==> design.v <==
module ALU #(
    parameter DATA_W = 32
)
(
    input                       i_clk,    
    input                       i_rst_n,  
    input                       i_valid,  
    input [DATA_W - 1 : 0]      i_A,      
    input [DATA_W - 1 : 0]      i_B,      
    input [         2 : 0]      i_inst,   
    output [2*DATA_W - 1 : 0]   o_data,   
    output                      o_done    
);
    parameter S_IDLE           = 2'd0;
    parameter S_ONE_CYCLE_OP   = 2'd1;
    parameter S_MULTI_CYCLE_OP = 2'd2;
    reg  [         1: 0] state, state_nxt;  
    reg  [  DATA_W-1: 0] operand_a, operand_a_nxt;
    reg  [  DATA_W-1: 0] operand_b, operand_b_nxt;
    reg  [         2: 0] inst, inst_nxt;
    wire [  DATA_W-1: 0] add_buf, sub_buf;
    reg  [  2*DATA_W: 0] shift_reg, shift_reg_nxt;
    reg                  done, done_nxt;
    reg  [         4: 0] counter;
    assign add_buf = operand_a + operand_b;
    assign sub_buf = operand_a - operand_b;
    assign o_data = shift_reg[ 2*DATA_W-1: 0];
    assign o_done = done;
    always @(*) begin
        if (i_valid) begin
            operand_a_nxt = i_A;
            operand_b_nxt = i_B;
            inst_nxt      = i_inst;
        end
        else begin
            operand_a_nxt = operand_a;
            operand_b_nxt = operand_b;
            inst_nxt      = inst;
        end
    end
    always @(*) begin
        case(state)
            S_IDLE           :  begin
                if (i_valid) state_nxt = (i_inst >= 6 ) ? S_MULTI_CYCLE_OP : S_ONE_CYCLE_OP;
                else state_nxt = state;
            end
            S_ONE_CYCLE_OP   :  state_nxt = S_IDLE;
            S_MULTI_CYCLE_OP :  state_nxt = (counter == 31) ? S_IDLE : state;           
            default : state_nxt = state;
        endcase
    end
    always @(posedge i_clk) begin 
        counter <= (state == S_MULTI_CYCLE_OP) ? counter + 5'd1 : 5'd0;
    end
    always @(*) begin
        shift_reg_nxt = shift_reg;
        case (state)
            S_IDLE          : begin
                shift_reg_nxt = 65'b0;
                done_nxt = 1'b0;
            end
            S_ONE_CYCLE_OP  : begin
                case (inst)
                    3'd0    : begin
                        if ((operand_a[DATA_W-1] == 1) && (operand_b[DATA_W-1] == 1) && (add_buf[DATA_W-1] == 0))
                            shift_reg_nxt[31:0] = {1'b1, 31'b0};
                        else if ((operand_a[DATA_W-1] == 0) && (operand_b[DATA_W-1] == 0) && (add_buf[DATA_W-1] == 1))
                            shift_reg_nxt[31:0] = {1'b0, {31{1'b1}}};
                        else
                            shift_reg_nxt[31:0] = add_buf;
                    end
                    3'd1    : begin
                        if ((operand_a[DATA_W-1] == 1) && (operand_b[DATA_W-1] == 0) && (sub_buf[DATA_W-1] == 0))
                            shift_reg_nxt[31:0] = {1'b1, 31'b0};
                        else if ((operand_a[DATA_W-1] == 0) && (operand_b[DATA_W-1] == 1) && (sub_buf[DATA_W-1] == 1))
                            shift_reg_nxt[31:0] = {1'b0, {31{1'b1}}};
                        else
                            shift_reg_nxt[31:0] = sub_buf;
                    end
                    3'd2    : shift_reg_nxt[31:0] = operand_a & operand_b;
                    3'd3    : shift_reg_nxt[31:0] = operand_a | operand_b;
                    3'd4    : shift_reg_nxt[31:0] = ($signed(operand_a) < $signed(operand_b)) ? 32'd1 : 32'd0;
                    3'd5    : shift_reg_nxt[31:0] = $signed(operand_a) >>> $signed(operand_b);
                    default : shift_reg_nxt[31:0] = shift_reg[31:0];
                endcase
                shift_reg_nxt[64:32] = 33'b0;
                done_nxt = 1'b1;
            end
            S_MULTI_CYCLE_OP: begin
                case (inst)
                    3'd6    : begin
                        if (counter == 0)
                            shift_reg_nxt[31:0] = operand_a;
                        else
                            shift_reg_nxt[31:0] = shift_reg[31:0];
                        if(shift_reg_nxt[0] == 1)
                            shift_reg_nxt[64:32] = shift_reg[63:32] + operand_b;
                        else
                            shift_reg_nxt[64:32] = shift_reg[63:32];
                        shift_reg_nxt = shift_reg_nxt >> 1;
                        if (counter == 31) 
                            done_nxt = 1'b1;
                        else 
                            done_nxt = 1'b0;
                    end
                    3'd7    :begin
                        if (counter == 0) begin
                            if ((operand_b == 1) && (operand_a[31] == 1)) begin
                                shift_reg_nxt[31:1] = operand_a[30:0];
                                shift_reg_nxt[32] = 0;
                                shift_reg_nxt[0] = 1;
                            end
                            else begin
                                shift_reg_nxt[32:1] = operand_a;
                                shift_reg_nxt[0] = 0;
                            end
                            shift_reg_nxt[63:33] = shift_reg[63:33];
                        end
                        else begin
                            if (shift_reg[63:32] >= operand_b) begin
                                shift_reg_nxt[63:32] = shift_reg[63:32] - operand_b;
                                shift_reg_nxt[0] = 1;
                            end
                            else begin
                                shift_reg_nxt[63:32] = shift_reg[63:32];
                                shift_reg_nxt[0] = 0;
                            end
                            shift_reg_nxt[31:1] = shift_reg[31:1];
                        end
                        if (counter == 31) 
                            done_nxt = 1'b1;
                        else begin
                            shift_reg_nxt = shift_reg_nxt << 1;
                            done_nxt = 1'b0;
                        end
                    end
                    default :begin
                        shift_reg_nxt = shift_reg;
                        done_nxt = done;
                    end
                endcase
            end
            default : begin
                shift_reg_nxt = shift_reg;
                done_nxt = 1'b0;
            end
        endcase
    end
    always @(posedge i_clk or negedge i_rst_n) begin
        if(!i_rst_n) begin 
            done <= 0;
        end
        else begin
            done <= done_nxt;
        end
    end
    always @(posedge i_clk or negedge i_rst_n) begin
        if (!i_rst_n) begin
            state       <= S_IDLE;
            operand_a   <= 0;
            operand_b   <= 0;
            inst        <= 0;
            shift_reg   <= 0;
        end
        else begin
            state       <= state_nxt;
            operand_a   <= operand_a_nxt;
            operand_b   <= operand_b_nxt;
            inst        <= inst_nxt;
            shift_reg   <= shift_reg_nxt;
        end
    end
endmodule
==> run.sh <==
#!/bin/bash
# the make line also repeats each setting of config.mk as NAME=value (left out here)
make -C /OpenROAD-flow-scripts/flow DESIGN_CONFIG=/design/flow/config.mk WORK_HOME=/design/flow/orfs CLKGATE_MAP_FILE= finish
==> config.mk <==
export PLATFORM = sky130hd
export DESIGN_NAME = ALU
export DESIGN_NICKNAME = ALU
export VERILOG_FILES = /design/flow/design.v
export SDC_FILE = /design/flow/constraint.sdc
export NUM_CORES = 4
export LEC_CHECK = 0
export ABC_AREA = 0
export CAP_MARGIN = 15
export CELL_PAD_IN_SITES_DETAIL_PLACEMENT = 0
export CORE_ASPECT_RATIO = 0.65
export CORE_MARGIN = 2
export CORE_UTILIZATION = 72
export CTS_CLUSTER_SIZE = 14
export GPL_ROUTABILITY_DRIVEN = 0
export GPL_TIMING_DRIVEN = 1
export HOLD_SLACK_MARGIN = -0.1
export MAX_ROUTING_LAYER = met4
export PLACE_DENSITY_LB_ADDON = 0.02
export SETUP_SLACK_MARGIN = 1.42
export SLEW_MARGIN = 35
==> constraint.sdc <==
create_clock -name core_clock -period 4.75 [get_ports {i_clk}]
set_input_delay 0.9500 -clock core_clock [delete_from_list [all_inputs] [get_ports {i_clk}]]
set_output_delay 0.9500 -clock core_clock [all_outputs]
set_load 0.01 [all_outputs]
==> run notes, run 1 <==
yosys + openroad results -> dominant kind of combinational cell=AND-OR/OR-AND gates, total track usage=0.8751, Synth top area share=0.1820, mapped cell area=0.01843 sq mm, XORs/XNORs by Area=0.04753, Die H=133.0 um, Synth flops=140, CTS Buf Count=17, Yosys top cell by area=dfrtp_1, ys async rst share=0.9643, mean area per synthesized cell=7.503 sq um, grt total ovfl=146, Net Count, Synth=2695, register area share after synthesis=0.1888, Yosys top cell by instances=nand2_1, floorplan utilization=0.7287, CTS max path bufs=2, pre-CTS setup slack=0.6015 ns, hpwl dp=54.84 mm, Die ar.=0.02692 sq mm, Synth top cells by count=nand2_1, o21ai_0, a21oi_1, synthesized instance count=2456, Clock Root Buffer=clkbuf_16, Clock Sinks=140, unique cell type count in the Yosys netlist=105, CTS Hold Bufs=0, number of enable flip-flop cells=0, Yosys Instances=2456, row count=47, status=did not finish, core area=0.02529 sq mm, # IOs=135, port bufs=134, Failed at=global routing, Cell area leaders=dfrtp_1, ha_1, o21ai_0, post-synthesis mux area share=0.06539, width of the chip=202.4 um, Adder Area Share=0.1164, H-tree depth=4, simple share=0.1836, Synth Area in Compound Gates=0.3232, DP Area=0.01981 sq mm, top_reg_cell synth=dfrtp_1, YS chip area=0.01843 sq mm, Error=[ERROR GRT-0232] Routing congestion too high. Check the congestion heatmap in the GUI., YS warnings=1
## metrics by stage
stage / std cells / total power, mW / hold slack (ns)
3_3_place_gp: 2799 / 7.748 / 0.4321
3_5_place_dp: 2800 / 7.927 / 0.4442
2_1_floorplan: 2456 / 5.957 / 0.4142
4_1_cts: 2885 / 9.847 / 0.4588
## routing by layer
layer / overflow / track usage
met2: 74 / 0.9736
met4: 64 / 0.8418
met5: - / -
met1: 2 / 0.8894
met3: 6 / 0.7453
## repair_timing
item / in CTS
setup buffers: 49
pin swaps: 33
cloned: 4
resized: 242
endpoints found under the setup margin: 64
==> inputs of run 2 (changes only) <==
Settings changed: ABC_AREA 0 to 1, CAP_MARGIN 15 to 20, CELL_PAD_IN_SITES_DETAIL_PLACEMENT 0 to default, CORE_ASPECT_RATIO 0.65 to default, CORE_UTILIZATION 72 to 52, CTS_CLUSTER_SIZE 14 to default, GPL_ROUTABILITY_DRIVEN 0 to default, GPL_TIMING_DRIVEN 1 to default, HOLD_SLACK_MARGIN -0.1 to default, MAX_ROUTING_LAYER met4 to default, PLACE_DENSITY_LB_ADDON 0.02 to default, SETUP_SLACK_MARGIN 1.42 to default, SLEW_MARGIN 35 to 20.
Clock period 4.75 ns to 4.61 ns, I/O delays scaled along.
==> run 2 against run 1 <==
Now clean on timing, DRC and antenna. Area after synthesis grew 6.3%. Die area grew 46%. Synthesized cell count grew 29%.
==> run notes, run 2 <==
impl run done, here's what came out: # IOs=135 (unchanged), mean area per synthesized cell=6.169 sq um (-18%), Cell area leaders=dfrtp_1, nand2_1, ha_1, grt total ovfl=0, postcts setup bufs=0 (-100%), ys async rst share=0.9643 (unchanged), cts repair resizes=0 (-100%), Clock Sinks=140 (unchanged), Seq pwr share=0.210, Detailed Routing Iterations Pass 1=12, clock skew=0.01820 ns, Clock Root Buffer=clkbuf_16, Slew Viols, Final=0, r2r worst-path depth=8, hpwl dp=72.36 mm (+32%), ANT nets after route=0, Biggest consumer=combinational cells, floorplan utilization=0.5236 (-0.2052), post-synthesis mux area share=0 (-0.06539), worst rel slew slack=0.2292, core area=0.03740 sq mm (+48%), Int Power=4.605 mW, CP Launch Type=flip-flop, tool warnings=126, Adder Area Share=0.1095 (-0.006856), slowest CP cell=clkinv_1, mapped cell area=0.01958 sq mm (+6.3%), Net Count, Synth=3413 (+27%), width of the chip=198.1 um (-2.2%), R2R setup slack=0.58 ns, CP endpoint kind=flip-flop, Synth Area in Compound Gates=0.2204 (-0.1027), setup TNS=0 ns, post-placement cell count=3686 (+32%), Clk pin slew, worst setup/hold paths=0.08 ns, CTS Hold Bufs=0 (unchanged), combinational power share=0.640, cell repeated most along the worst path=nand2_1, worst slew pin tran=1.151 ns, VDD IR max=0.0003858 V, final worst path period need=4.034 ns, Yosys top cell by instances=nand2_1, Synth-to-Final Area Change=10.50%, XORs/XNORs by Area=0.03847 (-0.009062), multi-input logic area=0.01407 sq mm, Routed WL=92.41 mm, Min-Delay Path Class=in2async, H-tree depth=4 (unchanged), Sw Share=0.5477, Buf+Inv Stages, Crit Path=1, achievable frequency=0.2479 GHz, fillers=3733, total power=10.18 mW, Fin Hold WS=0.5178 ns, CTS max path bufs=2 (unchanged), r2r startpoint=operand_b[0]$_DFFE_PN0P_, vias in the first global route=21790, top_reg_cell synth=dfrtp_1, worst path cell trace=clkinv_1 > nor3_1 > nand4_1 > o21ai_0 > nand2_1 > nand2_1 > a31oi_1 > a21boi_0, unrepaired setup endpoints after global routing=false, Latency at later pin=0.51 ns, status=finished clean, CTS tree=yes, clk pwr=1.52 mW, Fin. Hold Viols=0, Yosys top cell by area=dfrtp_1, routed wire length per instance=24.80 um, Clk pwr share=0.150, drc violations=0, layout net count=3433, Yosys Instances=3174 (+29%), Seq group=2.14 mW, YS chip area=0.01958 sq mm (+6.3%), register area=0.003480 sq mm, Crit path required time=5.02 ns, register area share after synthesis=0.1777 (-0.01112), Crit path largest cell delay=0.96 ns, R2R Path End=shift_reg[0]$_DFFE_PN0P_, vias per cell=6.391, CTS Buf Count=17 (unchanged), antenna violations before repair=8, unique cell type count in the Yosys netlist=68 (-35%), vias=23810, family with the most delay on the worst path=simple AND/OR/NAND/NOR gates, dominant kind of combinational cell=simple AND/OR/NAND/NOR gates, YS warnings=1 (unchanged), Setup CP Type=reg2reg, first-pass GRT wire length=136.2 mm, number of enable flip-flop cells=0 (unchanged), WP data arrival=4.44 ns, Final Setup Violations=0, Die ar.=0.03922 sq mm (+46%), simple share=0.3474 (+0.1638), end of the critical path=shift_reg[0]$_DFFE_PN0P_, sw power=5.577 mW, CP startpoint=operand_b[0]$_DFFE_PN0P_, 1st-iter DRT viols=3157, Synth flops=140 (unchanged), period utilisation layout=0.8750, row count=71 (+51%), critical path depth=8, RePlAce Congestion=1.082, LEAKAGE=10.22 nW, PD cells=470.6 mW/mm^2, Synth top cells by count=nand2_1, nand3_1, inv_1, CP max FO=32, Synth top area share=0.1712 (-0.01072), largest net degree at the start of global routing=93, synthesized instance count=3174 (+29%), port bufs=134 (unchanged), Logic power comb=6.52 mW, total track usage=0.4672, non-filler instance count after layout=3726, Die H=198.1 um (+49%), max cap viols=0
run 2: stage by stage:
step,setup slack [ns],utilization,instance area (sq um)
CTS,0.8037,0.5780,21620
global placement,0.8701,0.5620,21020
floorplan,1.476,-,19580
global route,0.4079,0.5782,21620
detailed placement,0.8231,0.5620,21020
finish,0.5761,0.5785,21640
run 2: layout make-up:
cell class,count,share of cell area
well taps,511,0.02955
clock buffers,17,0.01966
flip-flops and latches,140,0.1608
inverters,303,0.05268
repair buffers,179,0.07812
multi-input cells,2553,0.6503
clock inverters,15,0.007980
diodes,8,0.0009252
run 2: metal layers:
layer | wire length [um] | share of wire | up-vias | GRT usage
li1 | - | - | 10640 | -
met1 | 35510 | 0.38 | 10940 | 0.5913
met2 | 37550 | 0.41 | 1871 | 0.6792
met3 | 13090 | 0.14 | 359 | 0.1695
met4 | 6044 | 0.065 | 6 | 0.2671
met5 | 225 | 0.0024 | - | 0.04215
==> inputs of run 3 (changes only) <==
Settings changed: ABC_AREA 1 to default, CORE_UTILIZATION 52 to 68, CTS_CLUSTER_DIAMETER from default to 29, CTS_CLUSTER_SIZE from default to 37, SETUP_SLACK_MARGIN from default to -0.22, TNS_END_PERCENT from default to 70.
Clock period 4.61 ns to 2.86 ns, I/O delays scaled along.
==> run 3 against run 2 <==
The run now fails in clock tree synthesis. Synthesized cell count decreased by 23%. Area after synthesis decreased by 5.9%. Die area decreased by 28%.
==> run notes, run 3 <==
yosys + openroad results -> Synth top area share=0.1820 (+0.01072), Error=[ERROR DPL-0033] detailed placement checks failed during check placement., dominant kind of combinational cell=AND-OR/OR-AND gates, Synth flops=140 (unchanged), Adder Area Share=0.1164 (+0.006856), Die H=168.6 um (-15%), XORs/XNORs by Area=0.04753 (+0.009062), ys async rst share=0.9643 (unchanged), Failed at=clock tree synthesis, Synth Area in Compound Gates=0.3232 (+0.1027), top_reg_cell synth=dfrtp_1, status=did not finish, mapped cell area=0.01843 sq mm (-5.9%), unique cell type count in the Yosys netlist=105 (+54%), YS chip area=0.01843 sq mm (-5.9%), register area share after synthesis=0.1888 (+0.01112), simple share=0.1836 (-0.1638), hpwl dp=62.99 mm (-13%), Yosys Instances=2456 (-23%), Cell area leaders=dfrtp_1, ha_1, o21ai_0, RePlAce Congestion=1.217 (+12%), port bufs=134 (unchanged), post-synthesis mux area share=0.06539 (+0.06539), Net Count, Synth=2695 (-21%), DP Area=0.02396 sq mm (+14%), # IOs=135 (unchanged), number of enable flip-flop cells=0 (unchanged), YS warnings=1 (unchanged), Yosys top cell by instances=nand2_1, mean area per synthesized cell=7.503 sq um (+22%), Die ar.=0.02843 sq mm (-28%), row count=60 (-15%), Synth top cells by count=nand2_1, o21ai_0, a21oi_1, floorplan utilization=0.6876 (+0.1640), width of the chip=168.6 um (-15%), core area=0.02680 sq mm (-28%), Yosys top cell by area=dfrtp_1, synthesized instance count=2456 (-23%)
==> run 3: metrics by stage <==
| stage | setup WS [ns] | instances |
|---|---|---|
| after floorplan | -0.4041 | 2456 |
| after global placement | -0.5197 | 3313 |
| after detailed placement | -0.6918 | 3313 |
==> inputs of run 4 (changes only) <==
Settings changed: CORE_UTILIZATION 68 to 70, CTS_CLUSTER_DIAMETER 29 to 36, CTS_CLUSTER_SIZE 37 to 35, HOLD_SLACK_MARGIN from default to -0.09, SETUP_SLACK_MARGIN -0.22 to 1.38, TNS_END_PERCENT 70 to 60.
Clock period 2.86 ns to 4.85 ns, I/O delays scaled along.
==> run 4 against run 3 <==
Now clean on timing, DRC and antenna. Area after synthesis unchanged. Synthesized cell count unchanged. Die area fell by 2.8%.
==> run notes, run 4 <==
impl run done, here's what came out: Worst Hold Path Cells=1, Crit path largest cell delay=0.47 ns, max cap viols=0, LEAKAGE=9.059 nW, CTS tree=yes, achievable frequency=0.2738 GHz, floorplan utilization=0.7092 (+0.02159), first-pass GRT wire length=112.7 mm, routed wire length per instance=27.83 um, CTS Buf Count=17, Fin Hold WS=0.4638 ns, Clock Root Buffer=clkbuf_16, layout net count=2783, status=finished clean, core area=0.02598 sq mm (-3.0%), critical path depth=14, number of enable flip-flop cells=0 (unchanged), Buf+Inv Stages, Crit Path=3, Synth Area in Compound Gates=0.3232 (unchanged), ANT nets after route=0, Synth top area share=0.1820 (unchanged), YS warnings=1 (unchanged), vias in the first global route=19790, antenna violations before repair=2, grt total ovfl=0, Clk pwr share=0.139, Biggest consumer=combinational cells, combinational power share=0.666, period utilisation layout=0.7531, r2r startpoint=operand_b[12]$_DFFE_PN0P_, CP Launch Type=flip-flop, Detailed Routing Iterations Pass 1=10, CP endpoint kind=flip-flop, R2R setup slack=1.20 ns, Yosys top cell by instances=nand2_1, R2R Path End=shift_reg[51]$_DFFE_PN0P_, Int Power=5.031 mW, post-synthesis mux area share=0.06539 (unchanged), hpwl dp=52.97 mm (-16%), YS chip area=0.01843 sq mm (unchanged), worst path cell trace=clkinvlp_4 > buf_4 > ha_4 > nand2_1 > nor2_2 > a211oi_2 > o211ai_2 > o21ai_2 > a21bo_4 > bufbuf_16 > nand2_1 > o31a_1 > a22oi_1 > a221o_1, total power=10.37 mW, family with the most delay on the worst path=AND-OR/OR-AND gates, VDD IR max=0.0004855 V, ys async rst share=0.9643 (unchanged), unique cell type count in the Yosys netlist=105 (unchanged), PD cells=468.7 mW/mm^2, Routed WL=80.54 mm, synthesized instance count=2456 (unchanged), Seq pwr share=0.195, Final Setup Violations=0, register area share after synthesis=0.1888 (unchanged), simple share=0.1836 (unchanged), Fin. Hold Viols=0, Yosys Instances=2456 (unchanged), top_reg_cell synth=dfrtp_1, Net Count, Synth=2695 (unchanged), # IOs=135 (unchanged), width of the chip=166.3 um (-1.4%), worst rel slew slack=0.2183, met2 GRT Util=0.7500, Min-Delay Path Class=reg2reg, largest net degree at the start of global routing=103, r2r worst-path depth=14, Seq group=2.02 mW, Clk pin slew, worst setup/hold paths=0.08 ns, sw power=5.341 mW, WP data arrival=3.99 ns, vias per cell=7.755, met1 usage=0.6656, Yosys top cell by area=dfrtp_1, Die H=166.3 um (-1.4%), CTS max path bufs=2, slowest CP cell=dfrtp_2, grt met3 use=0.1530, Setup CP Type=reg2reg, CP max FO=24, GRT Max-Usage Layer=met2, Clock Sinks=140, Adder Area Share=0.1164 (unchanged), H-tree depth=4, setup TNS=0 ns, worst slew pin tran=1.167 ns, Cell area leaders=dfrtp_1, ha_1, o21ai_0, drc violations=0, clk pwr=1.44 mW, mapped cell area=0.01843 sq mm (unchanged), CP startpoint=operand_b[12]$_DFFE_PN0P_, port bufs=134 (unchanged), Slew Viols, Final=0, Sw Share=0.5149, XORs/XNORs by Area=0.04753 (unchanged), Hold Path End=counter[0]$_SDFF_PN0_, dominant kind of combinational cell=AND-OR/OR-AND gates, Synth top cells by count=nand2_1, o21ai_0, a21oi_1, 1st-iter DRT viols=4883, Synth flops=140 (unchanged), Crit path required time=5.19 ns, Latency at later pin=0.46 ns, total track usage=0.5159, end of the critical path=shift_reg[51]$_DFFE_PN0P_, fin util=0.8517, cell repeated most along the worst path=nand2_1, Die ar.=0.02764 sq mm (-2.8%), Logic power comb=6.91 mW, fillers=1504, row count=59 (-1.7%), final worst path period need=3.652 ns, RePlAce Congestion=1.188 (-2.3%), startpoint of the worst hold path=counter[0]$_SDFF_PN0_, unrepaired setup endpoints after global routing=true, clock skew=0.01948 ns, tool warnings=131, mean area per synthesized cell=7.503 sq um (unchanged), Synth-to-Final Area Change=20.10%, vias=22440
==> run 4: layout make-up <==
class	count	area [sq um]	area share
Timing Repair inverter	1	5.005	0.0002261
Clock buffer	19	452.9	0.02047
Timing Repair Buffer	245	2337	0.1056
Clock inverter	13	145.1	0.006558
Tap cell	335	419.2	0.01894
Inverter	139	583.1	0.02635
Antenna cell	2	5.005	0.0002261
Sequential cell	140	3522	0.1591
Multi-Input combinational cell	2000	14660	0.6625
==> run 4: through the flow <==
stage | worst slack [ns] | instance area, sq um | std cells
global route | 1.003 | 22130 | 2892
detailed placement | 0.6918 | 19700 | 2790
floorplan | 1.382 | 18450 | 2456
global placement | 0.9038 | 19700 | 2790
finish | 1.198 | 22130 | 2894
CTS | 1.299 | 20750 | 2838
==> run 4: what timing repair did <==
| action | 4_1_cts | 5_1_grt |
|---|---|---|
| cloned | 2 | 3 |
| endpoints found under the hold margin | 0 | 0 |
| buffers inserted | 14 | 51 |
| endpoints found under the setup margin | 64 | 64 |
| resized | 92 | 198 |
| hold buffers | 0 | 0 |
| pin swaps | 12 | 37 |
==> run 4: metal layers <==
layer | part of all wire | vias to the layer above
met5 | 0.0011 | -
met4 | 0.10 | 2
met3 | 0.17 | 789
met2 | 0.40 | 2556
met1 | 0.33 | 9985
li1 | - | 9110
==> inputs of run 5 (changes only) <==
Settings changed: ABC_AREA from default to 1, CAP_MARGIN 20 to 15, CELL_PAD_IN_SITES_DETAIL_PLACEMENT from default to 1, CORE_ASPECT_RATIO from default to 1.42, CORE_MARGIN 2 to 3, CORE_UTILIZATION 70 to 40, CTS_CLUSTER_DIAMETER 36 to 331, CTS_CLUSTER_SIZE 35 to 99, GPL_ROUTABILITY_DRIVEN from default to 0, GPL_TIMING_DRIVEN from default to 0, HOLD_SLACK_MARGIN -0.09 to default, MAX_ROUTING_LAYER from default to met5, PLACE_DENSITY_LB_ADDON from default to 0.02, SETUP_SLACK_MARGIN 1.38 to -0.19, SLEW_MARGIN 20 to 5, TNS_END_PERCENT 60 to 10.
Clock period 4.85 ns to 3.77 ns, I/O delays scaled along.
==> run 5 against run 4 <==
Now fails the layout checks on negative setup slack. Clock power rose by 23%. Design area grew 1.5%. Critical path depth up 4. Largest cell class unchanged.
==> run notes, run 5 <==
impl run done, here's what came out: Synth-to-Final Area Change=14.72%, total power=12.70 mW (+22%), core area=0.04841 sq mm (+86%), YS chip area=0.01958 sq mm (+6.3%), Synth top area share=0.1712 (-0.01072), CTS Buf Count=17 (unchanged), synthesized instance count=3174 (+29%), floorplan utilization=0.4045 (-0.3046), Cell area leaders=dfrtp_1, nand2_1, ha_1, port bufs=133 (-0.75%), achievable frequency=0.2451 GHz (-10%), period utilisation layout=1.082 (+0.3292), slowest CP cell=dfrtp_1, hpwl dp=90.87 mm (+72%), fillers=6660 (+340%), Detailed Routing Iterations Pass 1=6 (-4), # IOs=135 (unchanged), clock skew=0.01727 ns (-0.002204 ns), H-tree depth=4 (unchanged), routed wire length per instance=27.58 um (-0.89%), clk pwr=1.77 mW (+23%), number of enable flip-flop cells=0 (unchanged), total track usage=0.4163 (-0.09964), r2r worst-path depth=18 (+4), CTS max path bufs=2 (unchanged), VDD IR max=0.0005600 V (+15%), simple share=0.3474 (+0.1638), LEAKAGE=10.58 nW (+17%), R2R setup slack=-0.31 ns (-1.51 ns), top_reg_cell synth=dfrtp_1, Adder Area Share=0.1095 (-0.006856), Slew Viols, Final=0 (unchanged), Latency at later pin=0.48 ns (+0.02 ns), Clk pwr share=0.139 (about the same), Int Power=5.702 mW (+13%), CP startpoint=operand_b[22]$_DFFE_PN0P_, Yosys top cell by instances=nand2_1, mean area per synthesized cell=6.169 sq um (-18%), YS warnings=1 (unchanged), WP data arrival=4.48 ns (+0.49 ns), drc violations=0 (unchanged), setup TNS=-3.094 ns (-3.094 ns), Yosys Instances=3174 (+29%), vias per cell=6.165 (-21%), r2r startpoint=operand_b[22]$_DFFE_PN0P_, ys async rst share=0.9643 (unchanged), max cap viols=0 (unchanged), post-synthesis mux area share=0 (-0.06539), CP max FO=10 (-58%), mapped cell area=0.01958 sq mm (+6.3%), PD cells=565.2 mW/mm^2 (+21%), CTS tree=yes, Setup CP Type=reg2reg, end of the critical path=shift_reg[18]$_DFFE_PN0P_, Fail Reasons=negative setup slack, Synth top cells by count=nand2_1, nand3_1, inv_1, worst slew pin tran=1.206 ns (+0.03837 ns), critical path depth=18 (+4), vias=24560 (+9.4%), Synth Area in Compound Gates=0.2204 (-0.1027), family with the most delay on the worst path=simple AND/OR/NAND/NOR gates, Clock Sinks=140 (unchanged), Crit path required time=4.17 ns (-1.02 ns), status=failed layout checks, Die H=269.7 um (+62%), CP Launch Type=flip-flop, sw power=6.995 mW (+31%), width of the chip=191.7 um (+15%), unique cell type count in the Yosys netlist=68 (-35%), cell repeated most along the worst path=nand2_1, first-pass GRT wire length=159.9 mm (+42%), Min-Delay Path Class=in2async, CP endpoint kind=flip-flop, row count=96 (+63%), dominant kind of combinational cell=simple AND/OR/NAND/NOR gates, Buf+Inv Stages, Crit Path=2 (-1), R2R Path End=shift_reg[18]$_DFFE_PN0P_, Yosys top cell by area=dfrtp_1, Clock Root Buffer=clkbuf_16, Biggest consumer=combinational cells, vias in the first global route=26110 (+32%), largest net degree at the start of global routing=74 (-28%), Die ar.=0.05168 sq mm (+87%), worst path cell trace=inv_1 > nand2_1 > nor2_1 > nand2_1 > nor2_1 > nand2_1 > nand2_2 > buf_2 > nand3_1 > nand3_1 > nand3_1 > nand2_1 > nand2_1 > a21oi_1 > o21ai_0 > nand2_1 > nand2_1 > a21boi_1, Final Setup Violations=43 (+43), antenna violations before repair=2 (unchanged), Seq pwr share=0.199 (+0.004), Logic power comb=8.40 mW (+22%), Net Count, Synth=3413 (+27%), worst rel slew slack=0.1962 (-0.02217), Synth flops=140 (unchanged), Seq group=2.52 mW (+25%), Sw Share=0.5509 (+0.03602), ANT nets after route=0 (unchanged), grt total ovfl=0 (unchanged), combinational power share=0.662 (-0.004), Routed WL=109.9 mm (+36%), Clk pin slew, worst setup/hold paths=0.07 ns (about the same), worst setup margin=-0.3100 ns (-1.508 ns), final worst path period need=4.080 ns (+0.4276 ns), Fin. Hold Viols=0 (unchanged), layout net count=3572 (+28%), tool warnings=126 (-3.8%), CTS Hold Bufs=0 (unchanged), XORs/XNORs by Area=0.03847 (-0.009062), Crit path largest cell delay=0.46 ns (about the same), fin util=0.4641 (-0.3876), register area share after synthesis=0.1777 (-0.01112), 1st-iter DRT viols=2087 (-57%), unrepaired setup endpoints after global routing=true
[run 5: what timing repair did]
item,CTS,global route
setup endpoints to repair,64,64
setup buffers,3,5
gates resized,11,16
gates cloned,0,0
hold endpoints to repair,0,0
pin swaps,0,0
[run 5: metrics by stage]
step	setup WS [ns]	hold slack [ns]	std cells	cell area (sq um)
floorplan	0.6358	0.4297	3174	19580
global placement	-4.105	0.4538	3944	21710
detailed placement	-0.9875	0.4948	3946	21750
CTS	-0.2347	0.3112	3977	22360
global route	-0.2833	0.3395	3984	22460
finish	-0.3100	0.2884	3984	22460
[run 5: area by class of cell]
| cell class | count | area, sq um | share of cell area |
|---|---|---|---|
| Sequential cell | 140 | 3486 | 0.1552 |
| Timing Repair Buffer | 144 | 1433 | 0.06377 |
| Antenna cell | 1 | 2.502 | 0.0001114 |
| Tap cell | 637 | 797.0 | 0.03548 |
| Buffer | 174 | 938.4 | 0.04177 |
| Clock buffer | 18 | 439.2 | 0.01955 |
| Inverter | 303 | 1149 | 0.05113 |
| Multi-Input combinational cell | 2553 | 14080 | 0.6269 |
| Clock inverter | 14 | 137.6 | 0.006127 |
[run 5: layer usage]
layer,vias up,global-route usage,part of all wire
li1,10900,-,-
met1,11810,0.4290,0.34
met2,1265,0.6988,0.48
met3,579,0.07491,0.067
met4,2,0.3942,0.11
met5,-,0,0.00011
==> inputs of run 6 (changes only) <==
Settings changed: ABC_AREA 1 to default, CAP_MARGIN 15 to 20, CELL_PAD_IN_SITES_DETAIL_PLACEMENT 1 to default, CORE_ASPECT_RATIO 1.42 to default, CORE_MARGIN 3 to 2, CORE_UTILIZATION 40 to 65, CTS_CLUSTER_DIAMETER 331 to 79, CTS_CLUSTER_SIZE 99 to default, GPL_ROUTABILITY_DRIVEN 0 to default, GPL_TIMING_DRIVEN 0 to default, MAX_ROUTING_LAYER met5 to default, PLACE_DENSITY_LB_ADDON 0.02 to default, SETUP_SLACK_MARGIN -0.19 to default, SLEW_MARGIN 5 to 20, TNS_END_PERCENT 10 to 65.
Clock period 3.77 ns to 3.3 ns, I/O delays scaled along.
==> run 6 against run 5 <==
Still fails the layout checks on negative setup slack. Register-to-register slack lost 0.04 ns. Clock skew is 0.0044 ns lower. Largest cell class unchanged. First-iteration DRC count up 130%. Setup slack got worse by 0.037 ns. Synthesized cell count fell by 23%. Sequential power is 7% higher. Routed wire length shrank 22%. Sequential share of layout area shrank 0.95 points. Sequential cell count is the same. Highest routed layer unchanged.
==> run notes, run 6 <==
impl run done, here's what came out: status=failed layout checks, Fail Reasons=negative setup slack, Cell area leaders=dfrtp_1, ha_1, o21ai_0, top_reg_cell synth=dfrtp_1, DP Area=0.02185 sq mm (+0.49%), critical path depth=15 (-3), Clk pin slew, worst setup/hold paths=0.06 ns (about the same), Slew Viols, Final=0 (unchanged), antenna violations before repair=4 (+2), unrepaired setup endpoints after global routing=true, Seq group=2.69 mW (+7%), Clock Root Buffer=clkbuf_16, worst setup margin=-0.3468 ns (-0.03681 ns), clock skew=0.01284 ns (-0.004432 ns), worst slew pin tran=1.046 ns (-0.1595 ns), largest net degree at the start of global routing=67 (-9.5%), WP data arrival=3.98 ns (-0.50 ns), Routed WL=85.60 mm (-22%), Synth Area in Compound Gates=0.3232 (+0.1027), family with the most delay on the worst path=AND-OR/OR-AND gates, Crit path required time=3.64 ns (-0.53 ns), end of the critical path=shift_reg[7]$_DFFE_PN0P_, Setup CP Type=reg2reg, slowest CP cell=a21oi_1, register area=0.003490 sq mm (+0.11%), r2r worst-path depth=15 (-3), CP endpoint kind=flip-flop, sw power=8.120 mW (+16%), Synth flops=140 (unchanged), PD cells=681.7 mW/mm^2 (+21%), core area=0.02786 sq mm (-42%), worst path cell trace=clkinvlp_4 > buf_12 > ha_4 > nor2b_1 > o21ai_1 > nand3_1 > nand3_2 > a31oi_4 > o211a_1 > o31ai_4 > buf_4 > clkbuf_16 > nand2_1 > a21oi_1 > o31ai_2, fin util=0.8600 (+0.3960), hpwl dp=57.44 mm (-37%), drc violations=0 (unchanged), Clock Sinks=140 (unchanged), dominant kind of combinational cell=AND-OR/OR-AND gates, ANT nets after route=0 (unchanged), ys async rst share=0.9643 (unchanged), Yosys top cell by area=dfrtp_1, Clk pwr share=0.138 (about the same), R2R setup slack=-0.35 ns (-0.04 ns), setup TNS=-2.281 ns (+0.8126 ns), post-synthesis mux area share=0.06539 (+0.06539), post-placement cell count=3089 (-22%), CTS Hold Bufs=0 (unchanged), combinational power share=0.697 (+0.035), Synth top cells by count=nand2_1, o21ai_0, a21oi_1, CP startpoint=operand_b[8]$_DFFE_PN0P_, Die ar.=0.02971 sq mm (-43%), vias in the first global route=20910 (-20%), total track usage=0.5315 (+0.1152), Synth-to-Final Area Change=30.02%, Int Power=8.212 mW (+44%), simple share=0.1836 (-0.1638), Yosys top cell by instances=nand2_1, total power=16.33 mW (+29%), floorplan utilization=0.6615 (+0.2570), Adder Area Share=0.1164 (+0.006856), tool warnings=128 (+1.6%), number of enable flip-flop cells=0 (unchanged), port bufs=134 (+0.75%), Sw Share=0.4972 (-0.05373), Synth top area share=0.1820 (+0.01072), CTS Buf Count=17 (unchanged), Detailed Routing Iterations Pass 1=10 (+4), Fin. Hold Viols=0 (unchanged), CTS tree=yes, CP Launch Type=flip-flop, Logic power comb=11.4 mW (+36%), Crit path largest cell delay=0.61 ns (+0.15 ns), R2R Path End=shift_reg[7]$_DFFE_PN0P_, VDD IR max=0.0005373 V (-4.0%), mapped cell area=0.01843 sq mm (-5.9%), layout net count=3009 (-16%), clk pwr=2.26 mW (+28%), synthesized instance count=2456 (-23%), Latency at later pin=0.48 ns (about the same), LEAKAGE=10.28 nW (-2.8%), multi-input logic area=0.01465 sq mm (+4.0%), # IOs=135 (unchanged), unique cell type count in the Yosys netlist=105 (+54%), Seq pwr share=0.164 (-0.035), YS chip area=0.01843 sq mm (-5.9%), CTS max path bufs=2 (unchanged), Min-Delay Path Class=in2async, Yosys Instances=2456 (-23%), period utilisation layout=1.105 (+0.02287), grt total ovfl=0 (unchanged), mean area per synthesized cell=7.503 sq um (+22%), Biggest consumer=combinational cells, routed wire length per instance=27.06 um (-1.9%), Final Setup Violations=31 (-28%), Net Count, Synth=2695 (-21%), CP max FO=8 (-2), r2r startpoint=operand_b[8]$_DFFE_PN0P_, XORs/XNORs by Area=0.04753 (+0.009062), final worst path period need=3.647 ns (-0.4332 ns), non-filler instance count after layout=3163 (-21%), RePlAce Congestion=1.228, 1st-iter DRT viols=4897 (+130%), vias per cell=7.389 (+20%), Buf+Inv Stages, Crit Path=4 (+2), achievable frequency=0.2742 GHz (+12%), fillers=1620 (-76%), width of the chip=172.4 um (-10%), row count=61 (-36%), max cap viols=0 (unchanged), Die H=172.4 um (-36%), YS warnings=1 (unchanged), H-tree depth=4 (unchanged), vias=23370 (-4.8%), worst rel slew slack=0.3015 (+0.1053), post-route cell area=0.02396 sq mm (+6.7%), first-pass GRT wire length=119.2 mm (-25%), register area share after synthesis=0.1888 (+0.01112)
[run 6: area by class of cell]
class | instances | area share
timing repair buffer | 471 | 0.1730
clock inverter | 14 | 0.009087
antenna | 2 | 0.0002089
tap | 378 | 0.01974
sequential | 140 | 0.1456
inverter | 139 | 0.02303
multi-input combinational | 2001 | 0.6114
clock buffer | 18 | 0.01791
[run 6: metrics by stage]
step | hold slack [ns] | worst slack, ns
2_1_floorplan | 0.3644 | 0.0003664
3_3_place_gp | 0.4279 | -0.2436
3_5_place_dp | 0.4523 | -0.1710
4_1_cts | 0.1220 | -0.0002882
5_1_grt | 0.1432 | -0.5548
6_report | 0.1061 | -0.3468
[run 6: metal layers]
metal / wire (um) / up-vias / track usage
li1: - / 9550 / -
met1: 29130 / 10670 / 0.6666
met2: 33040 / 2392 / 0.7303
met3: 14760 / 739 / 0.2090
met4: 8354 / 18 / 0.3887
met5: 320 / - / 0.03652
[run 6: repair_timing]
action                                  4_1_cts  5_1_grt
endpoints found under the setup margin       49       64
setup buffers                                 7       30
gates resized                                42      197
gates cloned                                  0        4
pin swaps                                    12       65
==> inputs of run 7 (changes only) <==
Settings changed: ABC_AREA from default to 1, CAP_MARGIN 20 to 5, CELL_PAD_IN_SITES_GLOBAL_PLACEMENT from default to 2, CORE_UTILIZATION 65 to 57, CTS_CLUSTER_DIAMETER 79 to default, GPL_TIMING_DRIVEN from default to 0, PLACE_DENSITY_LB_ADDON from default to 0.29, SETUP_SLACK_MARGIN from default to 0.56, TNS_END_PERCENT 65 to default.
Clock period 3.3 ns to 5.15 ns, I/O delays scaled along.
==> run 7 against run 6 <==
The flow now stops in global placement without I/O. Area after synthesis grew 6.3%. Die area up 21%. Synthesized cell count increased by 29%.
==> run notes, run 7 <==
yosys + openroad results -> register area share after synthesis=0.1777 (-0.01112), post-synthesis mux area share=0 (-0.06539), Yosys top cell by instances=nand2_1, XORs/XNORs by Area=0.03847 (-0.009062), Synth top cells by count=nand2_1, nand3_1, inv_1, number of enable flip-flop cells=0 (unchanged), Failed at=global placement without I/O, synthesized instance count=3174 (+29%), YS warnings=1 (unchanged), Cell area leaders=dfrtp_1, nand2_1, ha_1, Synth Area in Compound Gates=0.2204 (-0.1027), row count=67 (+9.8%), Yosys top cell by area=dfrtp_1, unique cell type count in the Yosys netlist=68 (-35%), ys async rst share=0.9643 (unchanged), top_reg_cell synth=dfrtp_1, Synth top area share=0.1712 (-0.01072), core area=0.03370 sq mm (+21%), dominant kind of combinational cell=simple AND/OR/NAND/NOR gates, Synth flops=140 (unchanged), Adder Area Share=0.1095 (-0.006856), Error=[ERROR FLW-0024] Place density exceeds 1.0 (current PLACE_DENSITY_LB_ADDON =  0.29). Please check if the value of  PLACE_DENSITY_LB_ADDON is between 0 and 0.99., width of the chip=189.3 um (+9.8%), Die H=189.3 um (+9.8%), Yosys Instances=3174 (+29%), status=did not finish, Die ar.=0.03585 sq mm (+21%), YS chip area=0.01958 sq mm (+6.3%), Net Count, Synth=3413 (+27%), mean area per synthesized cell=6.169 sq um (-18%), simple share=0.3474 (+0.1638), mapped cell area=0.01958 sq mm (+6.3%), floorplan utilization=0.5810 (-0.08044)
==> inputs of run 8 (changes only) <==
Settings changed: ABC_AREA 1 to 0, CAP_MARGIN 5 to 15, CELL_PAD_IN_SITES_DETAIL_PLACEMENT from default to 0, CELL_PAD_IN_SITES_GLOBAL_PLACEMENT 2 to default, CORE_ASPECT_RATIO from default to 0.5, CORE_MARGIN 2 to 9, CORE_UTILIZATION 57 to 31, CTS_CLUSTER_DIAMETER from default to 333, CTS_CLUSTER_SIZE from default to 34, GPL_ROUTABILITY_DRIVEN from default to 0, GPL_TIMING_DRIVEN 0 to 1, MAX_ROUTING_LAYER from default to met5, PLACE_DENSITY_LB_ADDON 0.29 to 0.02, SETUP_SLACK_MARGIN 0.56 to -0.19, SLEW_MARGIN 20 to 35.
Clock period 5.15 ns to 3.77 ns, I/O delays scaled along.
==> run 8 against run 7 <==
Now fails the layout checks on negative setup slack. Area after synthesis fell by 5.9%. Synthesized cell count is 23% lower. Die area increased by 93%.
==> run notes, run 8 <==
impl run done, here's what came out: CP max FO=6, Synth Area in Compound Gates=0.3232 (+0.1027), status=failed layout checks, Seq group=2.37 mW, Yosys top cell by area=dfrtp_1, achievable frequency=0.2617 GHz, unrepaired setup endpoints after global routing=true, VDD IR max=0.0003949 V, Synth-to-Final Area Change=21.10%, register area=0.003483 sq mm, total track usage=0.2626, port bufs=134, end of the critical path=shift_reg[6]$_DFFE_PN0P_, simple share=0.1836 (-0.1638), grt met3 use=0.08266, cell repeated most along the worst path=buf_4, vias in the first global route=19540, Adder Area Share=0.1164 (+0.006856), hpwl dp=73.32 mm, Clk pwr share=0.139, row count=62 (-7.5%), met1 usage=0.3908, number of enable flip-flop cells=0 (unchanged), CTS max path bufs=2, Die ar.=0.06908 sq mm (+93%), largest net degree at the start of global routing=63, r2r startpoint=operand_b[24]$_DFFE_PN0P_, YS warnings=1 (unchanged), Latency at later pin=0.50 ns, Detailed Routing Iterations Pass 1=6, LEAKAGE=9.573 nW, CP endpoint kind=flip-flop, tool warnings=125, multi-input logic area=0.01362 sq mm, first-pass GRT wire length=136.3 mm, unique cell type count in the Yosys netlist=105 (+54%), CP startpoint=operand_b[24]$_DFFE_PN0P_, postcts setup bufs=0, floorplan utilization=0.3172 (-0.2639), YS chip area=0.01843 sq mm (-5.9%), period utilisation layout=1.013, CTS Buf Count=17, Cell area leaders=dfrtp_1, ha_1, o21ai_0, H-tree depth=4, CP Launch Type=flip-flop, Final Setup Violations=6, Logic power comb=8.70 mW, Seq pwr share=0.184, ys async rst share=0.9643 (unchanged), Fin. Hold Viols=0, width of the chip=362.8 um (+92%), Net Count, Synth=2695 (-21%), 1st-iter DRT viols=2009, clock skew=0.01943 ns, Setup CP Type=reg2reg, r2r worst-path depth=15, antenna violations before repair=0, XORs/XNORs by Area=0.04753 (+0.009062), fillers=6219, worst path cell trace=inv_1 > ha_1 > inv_1 > a21oi_1 > o31ai_1 > a41o_1 > and4b_1 > o31ai_2 > o31ai_4 > buf_4 > buf_4 > o21ai_0 > a211oi_1 > buf_4 > o31ai_2, Min-Delay Path Class=in2async, R2R setup slack=-0.05 ns, core area=0.05810 sq mm (+72%), Synth top cells by count=nand2_1, o21ai_0, a21oi_1, register area share after synthesis=0.1888 (+0.01112), combinational power share=0.677, family with the most delay on the worst path=AND-OR/OR-AND gates, Clock Root Buffer=clkbuf_16, Clock Sinks=140, Clk pin slew, worst setup/hold paths=0.08 ns, worst slew pin tran=0.9176 ns, Crit path required time=4.14 ns, vias per cell=5.877, post-placement cell count=3410, synthesized instance count=2456 (-23%), dominant kind of combinational cell=AND-OR/OR-AND gates, Int Power=6.267 mW, worst setup margin=-0.05072 ns, drc violations=0, Yosys top cell by instances=nand2_1, ANT nets after route=0, mean area per synthesized cell=7.503 sq um (+22%), Sw Share=0.5125, max cap viols=0, Yosys Instances=2456 (-23%), WP data arrival=4.19 ns, Routed WL=93.29 mm, grt total ovfl=0, vias=20240, Synth flops=140 (unchanged), post-synthesis mux area share=0.06539 (+0.06539), Crit path largest cell delay=0.57 ns, CTS tree=yes, top_reg_cell synth=dfrtp_1, met2 GRT Util=0.3635, Biggest consumer=combinational cells, mapped cell area=0.01843 sq mm (-5.9%), Fail Reasons=negative setup slack, sw power=6.587 mW, setup TNS=-0.1176 ns, GRT Max-Usage Layer=met1, worst rel slew slack=0.3874, PD cells=576.0 mW/mm^2, routed wire length per instance=27.09 um, clk pwr=1.78 mW, # IOs=135, Die H=190.4 um (+0.56%), Slew Viols, Final=0, Synth top area share=0.1820 (+0.01072), layout net count=2900, slowest CP cell=dfrtp_1, final worst path period need=3.821 ns, non-filler instance count after layout=3444, Buf+Inv Stages, Crit Path=5, critical path depth=15, R2R Path End=shift_reg[6]$_DFFE_PN0P_
[run 8: metrics by stage]
| step | power [mW] | area, sq um | hold slack (ns) | util | setup WS (ns) |
|---|---|---|---|---|---|
| 4_1_cts | 12.78 | 22300 | 0.2514 | 0.3838 | -0.01261 |
| 3_3_place_gp | 11.02 | 21740 | 0.4357 | 0.3741 | 0.03347 |
| 2_1_floorplan | 7.475 | 18430 | 0.4142 | - | -0.07349 |
| 6_report | 12.85 | 22320 | 0.2348 | 0.3841 | -0.05072 |
| 5_1_grt | 13.76 | 22310 | 0.2749 | 0.3840 | -0.2023 |
| 3_5_place_dp | 10.92 | 21740 | 0.4445 | 0.3741 | 0.01905 |
[run 8: layout make-up]
class                      count  share of cell area
sequential                   140              0.1561
tap                          768             0.04306
inverter                     139             0.02349
clock inverter                14            0.005438
clock buffer                  18             0.01968
timing repair buffer         363              0.1416
multi-input combinational   2000              0.6105
antenna                        2           0.0002243
[run 8: what timing repair did]
item | CTS | global route
resized | 0 | 4
endpoints found under the hold margin | 0 | 0
hold buffers | 0 | 0
endpoints found under the setup margin | 0 | 4
[run 8: per-layer routing]
layer	up-vias	part of all wire
met4	0	0.016
met5	-	0
met1	9964	0.49
met3	91	0.095
li1	9349	-
met2	837	0.39
==> inputs of run 9 (changes only) <==
Settings changed: CELL_PAD_IN_SITES_DETAIL_PLACEMENT 0 to 1, CORE_ASPECT_RATIO 0.5 to 0.65, CORE_MARGIN 9 to 3, CORE_UTILIZATION 31 to 46, CTS_CLUSTER_DIAMETER 333 to default, CTS_CLUSTER_SIZE 34 to 14, GPL_TIMING_DRIVEN 1 to 0.
==> run 9 against run 8 <==
The layout still fails its checks (negative setup slack). Sequential power rose by 11%. Register-to-register slack got worse by 0.24 ns. Global-route usage rose by 20 points. Clock-buffer cell count rose by 2. Critical path type unchanged. Largest cell class unchanged. Largest power group unchanged. Highest routed layer is now met5.
==> run notes, run 9 <==
impl run done, here's what came out: status=failed layout checks, Fail Reasons=negative setup slack, end of the critical path=shift_reg[10]$_DFFE_PN0P_, CP max FO=9 (+3), dominant kind of combinational cell=AND-OR/OR-AND gates, Yosys Instances=2456 (unchanged), R2R setup slack=-0.29 ns (-0.24 ns), hpwl dp=77.98 mm (+6.4%), Slew Viols, Final=0 (unchanged), vias=22650 (+12%), Die ar.=0.04255 sq mm (-38%), Cell area leaders=dfrtp_1, ha_1, o21ai_0, Setup CP Type=reg2reg, Clock Sinks=140 (unchanged), register area share after synthesis=0.1888 (unchanged), clk pwr=1.87 mW (+5%), mapped cell area=0.01843 sq mm (unchanged), unique cell type count in the Yosys netlist=105 (unchanged), vias in the first global route=21810 (+12%), floorplan utilization=0.4711 (+0.1540), ant diodes=0 (-2), Synth flops=140 (unchanged), YS chip area=0.01843 sq mm (unchanged), Fin Hold WS=0.09894 ns (-0.1359 ns), Adder Area Share=0.1164 (unchanged), first-pass GRT wire length=144.7 mm (+6.1%), max cap viols=0 (unchanged), row count=58 (-6.5%), Routed WL=100.4 mm (+7.6%), combinational power share=0.666 (-0.011), Buf+Inv Stages, Crit Path=2 (-3), Final Setup Violations=59 (+53), core area=0.03912 sq mm (-33%), CTS Buf Count=17 (unchanged), Biggest consumer=combinational cells, YS warnings=1 (unchanged), worst path cell trace=inv_1 > ha_1 > buf_2 > and4_1 > o2111ai_4 > a2111oi_4 > o21ai_2 > mux2_2 > o211a_1 > a21oi_1 > a221o_1, port bufs=133 (-0.75%), Synth top area share=0.1820 (unchanged), Clock Root Buffer=clkbuf_16, grt total ovfl=0 (unchanged), vias per cell=7.200 (+23%), total track usage=0.4585 (+0.1959), PD cells=622.0 mW/mm^2 (+8.0%), CP endpoint kind=flip-flop, Seq pwr share=0.196 (+0.012), Min-Delay Path Class=in2async, Synth-to-Final Area Change=17.69%, # IOs=135 (unchanged), Clk pwr share=0.139 (about the same), tool warnings=124 (-0.80%), antenna violations before repair=4 (+4), CP startpoint=operand_a[13]$_DFFE_PN0P_, top_reg_cell synth=dfrtp_1, Yosys top cell by instances=nand2_1, Crit path largest cell delay=0.65 ns (+0.08 ns), Net Count, Synth=2695 (unchanged), ANT nets after route=0 (unchanged), Logic power comb=8.98 mW (+3.2%), width of the chip=254.3 um (-30%), routed wire length per instance=31.92 um (+18%), achievable frequency=0.2460 GHz (-6.0%), fillers=4925 (-21%), Detailed Routing Iterations Pass 1=10 (+4), family with the most delay on the worst path=AND-OR/OR-AND gates, simple share=0.1836 (unchanged), Int Power=6.149 mW (-1.9%), WP data arrival=4.43 ns (+0.24 ns), worst rel slew slack=0.2645 (-0.1228), LEAKAGE=9.053 nW (-5.4%), clock skew=0.01331 ns (-0.006113 ns), CTS Hold Bufs=0 (unchanged), XORs/XNORs by Area=0.04753 (unchanged), Crit path required time=4.13 ns (about the same), final worst path period need=4.065 ns (+0.2439 ns), CTS tree=yes, Synth Area in Compound Gates=0.3232 (unchanged), total power=13.49 mW (+4.9%), layout net count=2863 (-1.3%), r2r startpoint=operand_a[13]$_DFFE_PN0P_, r2r worst-path depth=11 (-4), period utilisation layout=1.078 (+0.06469), Synth top cells by count=nand2_1, o21ai_0, a21oi_1, Latency at later pin=0.48 ns (-0.02 ns), ys async rst share=0.9643 (unchanged), Fin. Hold Viols=0 (unchanged), Yosys top cell by area=dfrtp_1, Sw Share=0.5442 (+0.03170), worst setup margin=-0.2946 ns (-0.2439 ns), drc violations=0 (unchanged), post-synthesis mux area share=0.06539 (unchanged), worst slew pin tran=1.103 ns (+0.1856 ns), H-tree depth=4 (unchanged), synthesized instance count=2456 (unchanged), 1st-iter DRT viols=3505 (+74%), CP Launch Type=flip-flop, CTS max path bufs=2 (unchanged), critical path depth=11 (-4), number of enable flip-flop cells=0 (unchanged), R2R Path End=shift_reg[10]$_DFFE_PN0P_, mean area per synthesized cell=7.503 sq um (unchanged), largest net degree at the start of global routing=64 (+1.6%), VDD IR max=0.0003788 V (-4.1%), sw power=7.341 mW (+11%), pre-CTS setup slack=-1.622 ns (-1.641 ns), Clk pin slew, worst setup/hold paths=0.07 ns (about the same), Seq group=2.64 mW (+11%), slowest CP cell=dfrtp_1, Die H=167.4 um (-12%)
==> run 9: area by class of cell <==
cell class | instances | area, sq um | share of cell area
multi-input combinational | 2000 | 13940 | 0.6427
sequential | 140 | 3513 | 0.1620
timing repair buffer | 156 | 1569 | 0.07235
buffer | 170 | 890.9 | 0.04108
tap | 510 | 638.1 | 0.02942
inverter | 139 | 546.8 | 0.02521
clock buffer | 20 | 456.7 | 0.02106
clock inverter | 11 | 133.9 | 0.006173
==> run 9: timing repair <==
action                                  4_1_cts  5_1_grt
pin swaps                                     6       15
endpoints found under the setup margin       64       63
cloned                                        1        0
buffers inserted                              9       11
resized                                      66       72
==> run 9: routing by layer <==
metal,global-route usage,part of all wire,up-vias
met3,0.2278,0.17,452
met5,0,0.00064,-
met4,0.2064,0.057,6
met2,0.6032,0.38,1961
met1,0.6202,0.39,10980
li1,-,-,9252
==> run 9: through the flow <==
step	instances	util	TNS, ns	area, sq um
after floorplan	2456	-	-0.4305	18430
after global placement	3099	0.5215	-626.00	20400
after detailed placement	3101	0.5233	-88.18	20470
after CTS	3136	0.5465	-6.581	21380
after global routing	3146	0.5544	-9.454	21690
final	3146	0.5544	-9.060	21690
==> inputs of run 10 (changes only) <==
Settings changed: ABC_AREA 0 to default, CAP_MARGIN 15 to 20, CELL_PAD_IN_SITES_DETAIL_PLACEMENT 1 to default, CORE_ASPECT_RATIO 0.65 to default, CORE_MARGIN 3 to 2, CORE_UTILIZATION 46 to 64, CTS_CLUSTER_SIZE 14 to default, GPL_ROUTABILITY_DRIVEN 0 to default, GPL_TIMING_DRIVEN 0 to default, MAX_ROUTING_LAYER met5 to default, PLACE_DENSITY from default to 0.37, PLACE_DENSITY_LB_ADDON 0.02 to default, SETUP_SLACK_MARGIN -0.19 to default, SLEW_MARGIN 35 to 20.
Clock period 3.77 ns to 5.13 ns, I/O delays scaled along.
==> run 10 against run 9 <==
The run now finishes clean. Sequential power decreased by about 30%. Clock skew increased by 0.0034 ns. Utilization increased by 16 points. Area after synthesis unchanged. Critical path depth increased by 1. Die area decreased by 29%. First-iteration DRC count increased by 7.1%. Sequential share of layout area increased by 0.92 points. Hold slack improved by 0.38 ns. Clock-buffer cell count unchanged. Critical path type unchanged. Critical endpoint is now shift_reg[33]$_DFFE_PN0P_.
==> run notes, run 10 <==
impl run done, here's what came out: Yosys top cell by instances=nand2_1, mapped cell area=0.01843 sq mm (unchanged), total track usage=0.4980 (+0.03952), critical path depth=12 (+1), register area share after synthesis=0.1888 (unchanged), grt total ovfl=0 (unchanged), mean area per synthesized cell=7.503 sq um (unchanged), # IOs=135 (unchanged), Adder Area Share=0.1164 (unchanged), combinational power share=0.647 (-0.019), Latency at later pin=0.47 ns (about the same), DP Area=0.01977 sq mm (-3.4%), sw power=4.604 mW (-37%), R2R Path End=shift_reg[33]$_DFFE_PN0P_, synthesized instance count=2456 (unchanged), antenna violations before repair=1 (-3), Worst Hold Path Cells=1, Yosys top cell by area=dfrtp_1, dominant kind of combinational cell=AND-OR/OR-AND gates, CTS Hold Bufs=0 (unchanged), drc violations=0 (unchanged), RePlAce Congestion=1.097, Synth Area in Compound Gates=0.3232 (unchanged), Logic power comb=5.75 mW (-36%), 1st-iter DRT viols=3755 (+7.1%), Crit path required time=5.47 ns (+1.34 ns), Routed WL=76.56 mm (-24%), Detailed Routing Iterations Pass 1=9 (-1), top_reg_cell synth=dfrtp_1, setup TNS=0 ns (+9.060 ns), Min-Delay Path Class=reg2reg, floorplan utilization=0.6455 (+0.1744), Final Setup Violations=0 (-100%), Buf+Inv Stages, Crit Path=1 (-1), CP endpoint kind=flip-flop, CTS tree=yes, worst path cell trace=clkinv_1 > ha_1 > nand4_1 > a21oi_1 > o2111ai_1 > o211ai_2 > o21ai_1 > and3_1 > o21ai_0 > a211oi_1 > o311ai_0 > nand2_1, Synth top cells by count=nand2_1, o21ai_0, a21oi_1, port bufs=134 (+0.75%), clk pwr=1.28 mW (-32%), WP data arrival=4.81 ns (+0.38 ns), r2r worst-path depth=12 (+1), postcts setup bufs=0 (-9), width of the chip=173.7 um (-32%), Fin. Hold Viols=0 (unchanged), H-tree depth=4 (unchanged), Sw Share=0.5173 (-0.02683), Hold Path End=counter[0]$_SDFF_PN0_, YS chip area=0.01843 sq mm (unchanged), fillers=2351 (-52%), Net Count, Synth=2695 (unchanged), Clock Sinks=140 (unchanged), CTS Buf Count=17 (unchanged), CP startpoint=operand_b[5]$_DFFE_PN0P_, VDD IR max=0.0004149 V (+9.6%), worst rel slew slack=0.2676 (+0.003064), final worst path period need=4.464 ns (+0.3993 ns), Die H=173.7 um (+3.8%), ANT nets after route=0 (unchanged), Clk pin slew, worst setup/hold paths=0.07 ns (about the same), Int Power=4.296 mW (-30%), status=finished clean, post-route cell area=0.02034 sq mm (-6.2%), number of enable flip-flop cells=0 (unchanged), simple share=0.1836 (unchanged), largest net degree at the start of global routing=75 (+17%), max cap viols=0 (unchanged), Synth-to-Final Area Change=10.39%, Seq group=1.86 mW (-30%), Die ar.=0.03017 sq mm (-29%), Cell area leaders=dfrtp_1, ha_1, o21ai_0, CTS max path bufs=2 (unchanged), Crit path largest cell delay=0.85 ns (+0.20 ns), Slew Viols, Final=0 (unchanged), Synth top area share=0.1820 (unchanged), Setup CP Type=reg2reg, cts repair resizes=0 (-100%), first-pass GRT wire length=115.9 mm (-20%), hpwl dp=56.37 mm (-28%), Synth flops=140 (unchanged), unrepaired setup endpoints after global routing=false, end of the critical path=shift_reg[33]$_DFFE_PN0P_, r2r startpoint=operand_b[5]$_DFFE_PN0P_, vias per cell=7.245 (+0.63%), layout net count=2715 (-5.2%), family with the most delay on the worst path=AND-OR/OR-AND gates, XORs/XNORs by Area=0.04753 (unchanged), Clock Root Buffer=clkbuf_16, LEAKAGE=8.642 nW (-4.5%), clock skew=0.01673 ns (+0.003415 ns), R2R setup slack=0.67 ns (+0.96 ns), tool warnings=126 (+1.6%), worst slew pin tran=1.087 ns (-0.01608 ns), vias=20820 (-8.1%), routed wire length per instance=26.64 um (-17%), core area=0.02855 sq mm (-27%), YS warnings=1 (unchanged), Yosys Instances=2456 (unchanged), startpoint of the worst hold path=counter[0]$_SDFF_PN0_, Biggest consumer=combinational cells, PD cells=437.5 mW/mm^2 (-30%), Seq pwr share=0.210 (+0.014), post-synthesis mux area share=0.06539 (unchanged), period utilisation layout=0.8702 (-0.2080), CP max FO=10 (+1), ys async rst share=0.9643 (unchanged), Clk pwr share=0.144 (+0.005), achievable frequency=0.2240 GHz (-8.9%), vias in the first global route=19580 (-10%), CP Launch Type=flip-flop, row count=62 (+6.9%), unique cell type count in the Yosys netlist=105 (unchanged), slowest CP cell=o21ai_0
==> run 10: per-stage QoR <==
| step | util | setup WS [ns] | hold slack, ns | power [mW] | cells |
|---|---|---|---|---|---|
| after floorplan | - | 1.287 | 0.4142 | 5.494 | 2456 |
| after global placement | 0.6925 | 1.033 | 0.4277 | 7.241 | 2841 |
| after detailed placement | 0.6925 | 0.8616 | 0.4718 | 7.321 | 2841 |
| after CTS | 0.7124 | 0.8332 | 0.4861 | 8.619 | 2873 |
| after global routing | 0.7125 | 0.4600 | 0.5141 | 9.304 | 2873 |
| final | 0.7126 | 0.6661 | 0.4810 | 8.900 | 2874 |
==> run 10: routing by layer <==
layer	share of wire	wire (um)	GRT usage	vias up
li1	-	-	-	8971
met1	0.37	28380	0.6490	9627
met2	0.41	31190	0.7118	1765
met3	0.14	10790	0.1520	460
met4	0.081	6191	0.3288	0
met5	0	0	0	-
==> run 10: cell type report <==
| type | count | area, sq um | area share |
|---|---|---|---|
| multi-input cells | 2000 | 13610 | 0.6692 |
| flip-flops and latches | 140 | 3483 | 0.1712 |
| repair buffers | 178 | 1670 | 0.08211 |
| inverters | 139 | 524.3 | 0.02577 |
| well taps | 384 | 480.5 | 0.02362 |
| clock buffers | 20 | 456.7 | 0.02245 |
| clock inverters | 12 | 111.4 | 0.005474 |
| diodes | 1 | 2.502 | 0.0001230 |
==> inputs of run 11 (changes only) <==
Settings changed: CORE_UTILIZATION 64 to 65, PLACE_DENSITY 0.37 to default.
Clock period 5.13 ns to 4.08 ns, I/O delays scaled along.
==> run 11 against run 10 <==
Still clean on timing, DRC and antenna. Sequential share of layout area down 0.27 points. Hold slack lost 0.050 ns. Non-clock buffer count is 36 higher. Combinational power grew 28%.
==> run notes, run 11 <==
impl run done, here's what came out: post-synthesis mux area share=0.06539 (unchanged), H-tree depth=4 (unchanged), non-filler instance count after layout=2903 (+1.0%), width of the chip=172.4 um (-0.75%), CP max FO=44 (+34), CP startpoint=operand_b[19]$_DFFE_PN0P_, CTS Buf Count=17 (unchanged), Slew Viols, Final=0 (unchanged), ANT nets after route=0 (unchanged), floorplan utilization=0.6615 (+0.01597), clk pwr=1.58 mW (+23%), Crit path required time=4.43 ns (-1.04 ns), LEAKAGE=8.846 nW (+2.4%), layout net count=2751 (+1.3%), Clk pin slew, worst setup/hold paths=0.07 ns (about the same), # IOs=135 (unchanged), Cell area leaders=dfrtp_1, ha_1, o21ai_0, met2 GRT Util=0.7327 (+0.02086), Seq group=2.33 mW (+25%), Clock Root Buffer=clkbuf_16, Sw Share=0.5101 (-0.007219), mean area per synthesized cell=7.503 sq um (unchanged), Net Count, Synth=2695 (unchanged), worst setup margin=0.1358 ns (-0.5303 ns), Latency at later pin=0.47 ns (about the same), r2r worst-path depth=13 (+1), Buf+Inv Stages, Crit Path=2 (+1), Synth flops=140 (unchanged), Final Setup Violations=0 (unchanged), GRT Max-Usage Layer=met2, period utilisation layout=0.9667 (+0.09656), top_reg_cell synth=dfrtp_1, 1st-iter DRT viols=3764 (+0.24%), row count=61 (-1.6%), CP endpoint kind=flip-flop, grt met3 use=0.1577 (+0.005728), max cap viols=0 (unchanged), synthesized instance count=2456 (unchanged), total track usage=0.5029 (+0.004966), Yosys Instances=2456 (unchanged), register area share after synthesis=0.1888 (unchanged), slowest CP cell=dfrtp_1, Synth-to-Final Area Change=12.17%, worst slew pin tran=1.090 ns (+0.002877 ns), port bufs=134 (unchanged), setup TNS=0 ns (unchanged), Die ar.=0.02971 sq mm (-1.5%), R2R setup slack=0.14 ns (-0.53 ns), Seq pwr share=0.207 (-0.003), Die H=172.4 um (-0.75%), XORs/XNORs by Area=0.04753 (unchanged), critical path depth=13 (+1), tool warnings=127 (+0.79%), worst path cell trace=inv_1 > ha_2 > and3_1 > and2_1 > o2111ai_1 > o211ai_2 > o21ai_1 > a21bo_1 > buf_12 > mux2_2 > o21ai_0 > a21oi_1 > a221o_1, sw power=5.750 mW (+25%), Biggest consumer=combinational cells, Synth Area in Compound Gates=0.3232 (unchanged), grt total ovfl=0 (unchanged), R2R Path End=shift_reg[41]$_DFFE_PN0P_, pre-CTS setup slack=0.2814 ns (-0.5802 ns), cts repair resizes=0 (unchanged), hpwl dp=55.71 mm (-1.2%), Detailed Routing Iterations Pass 1=7 (-2), simple share=0.1836 (unchanged), ys async rst share=0.9643 (unchanged), YS warnings=1 (unchanged), YS chip area=0.01843 sq mm (unchanged), post-placement cell count=2870 (+1.0%), Adder Area Share=0.1164 (unchanged), met1 usage=0.6270 (-0.02204), achievable frequency=0.2535 GHz (+13%), r2r startpoint=operand_b[19]$_DFFE_PN0P_, Synth top cells by count=nand2_1, o21ai_0, a21oi_1, routed wire length per instance=25.99 um (-2.4%), Fin. Hold Viols=0 (unchanged), end of the critical path=shift_reg[41]$_DFFE_PN0P_, Crit path largest cell delay=0.59 ns (-0.26 ns), mapped cell area=0.01843 sq mm (unchanged), unrepaired setup endpoints after global routing=true, core area=0.02786 sq mm (-2.4%), worst rel slew slack=0.2733 (+0.005741), RePlAce Congestion=1.153 (+5.1%), Yosys top cell by instances=nand2_1, WP data arrival=4.29 ns (-0.52 ns), Int Power=5.522 mW (+29%), largest net degree at the start of global routing=82 (+9.3%), Routed WL=75.44 mm (-1.5%), vias per cell=7.240 (about the same), status=finished clean, PD cells=545.3 mW/mm^2 (+25%), CTS tree=yes, Yosys top cell by area=dfrtp_1, first-pass GRT wire length=112.7 mm (-2.8%), CTS max path bufs=2 (unchanged), Clk pwr share=0.140 (-0.004), Clock Sinks=140 (unchanged), VDD IR max=0.0004164 V (+0.35%), drc violations=0 (unchanged), antenna violations before repair=0 (-1), number of enable flip-flop cells=0 (unchanged), total power=11.27 mW (+27%), Logic power comb=7.36 mW (+28%), clock skew=0.01102 ns (-0.005706 ns), postcts setup bufs=0 (unchanged), dominant kind of combinational cell=AND-OR/OR-AND gates, fillers=2253 (-4.2%), Synth top area share=0.1820 (unchanged), unique cell type count in the Yosys netlist=105 (unchanged), final worst path period need=3.944 ns (-0.5197 ns), vias in the first global route=19280 (-1.5%), CP Launch Type=flip-flop, family with the most delay on the worst path=AND-OR/OR-AND gates, Min-Delay Path Class=in2async, combinational power share=0.653 (+0.006), Setup CP Type=reg2reg, vias=21020 (+0.94%), CTS Hold Bufs=0 (unchanged)
run 11: per-layer routing:
layer,vias up,part of all wire
li1,9041,-
met4,0,0.090
met1,9657,0.36
met2,1845,0.41
met5,-,0
met3,476,0.14
run 11: layout make-up:
class | count | area, sq um | area share
Multi-Input combinational cell | 2000 | 13610 | 0.6584
Sequential cell | 140 | 3483 | 0.1685
Timing Repair Buffer | 214 | 2016 | 0.09751
Inverter | 139 | 524.3 | 0.02536
Tap cell | 378 | 473.0 | 0.02288
Clock buffer | 20 | 466.7 | 0.02258
Clock inverter | 11 | 95.09 | 0.004600
Antenna cell | 1 | 2.502 | 0.0001211
run 11: through the flow:
step	area (sq um)	hold slack, ns	utilization
floorplan	18430	0.4142	-
global placement	20080	0.4277	0.7209
detailed placement	20080	0.4499	0.7209
CTS	20640	0.4557	0.7410
global route	20670	0.4885	0.7419
finish	20670	0.4314	0.7420
Power figures rest on the tool's default switching activity, not on a simulated workload.
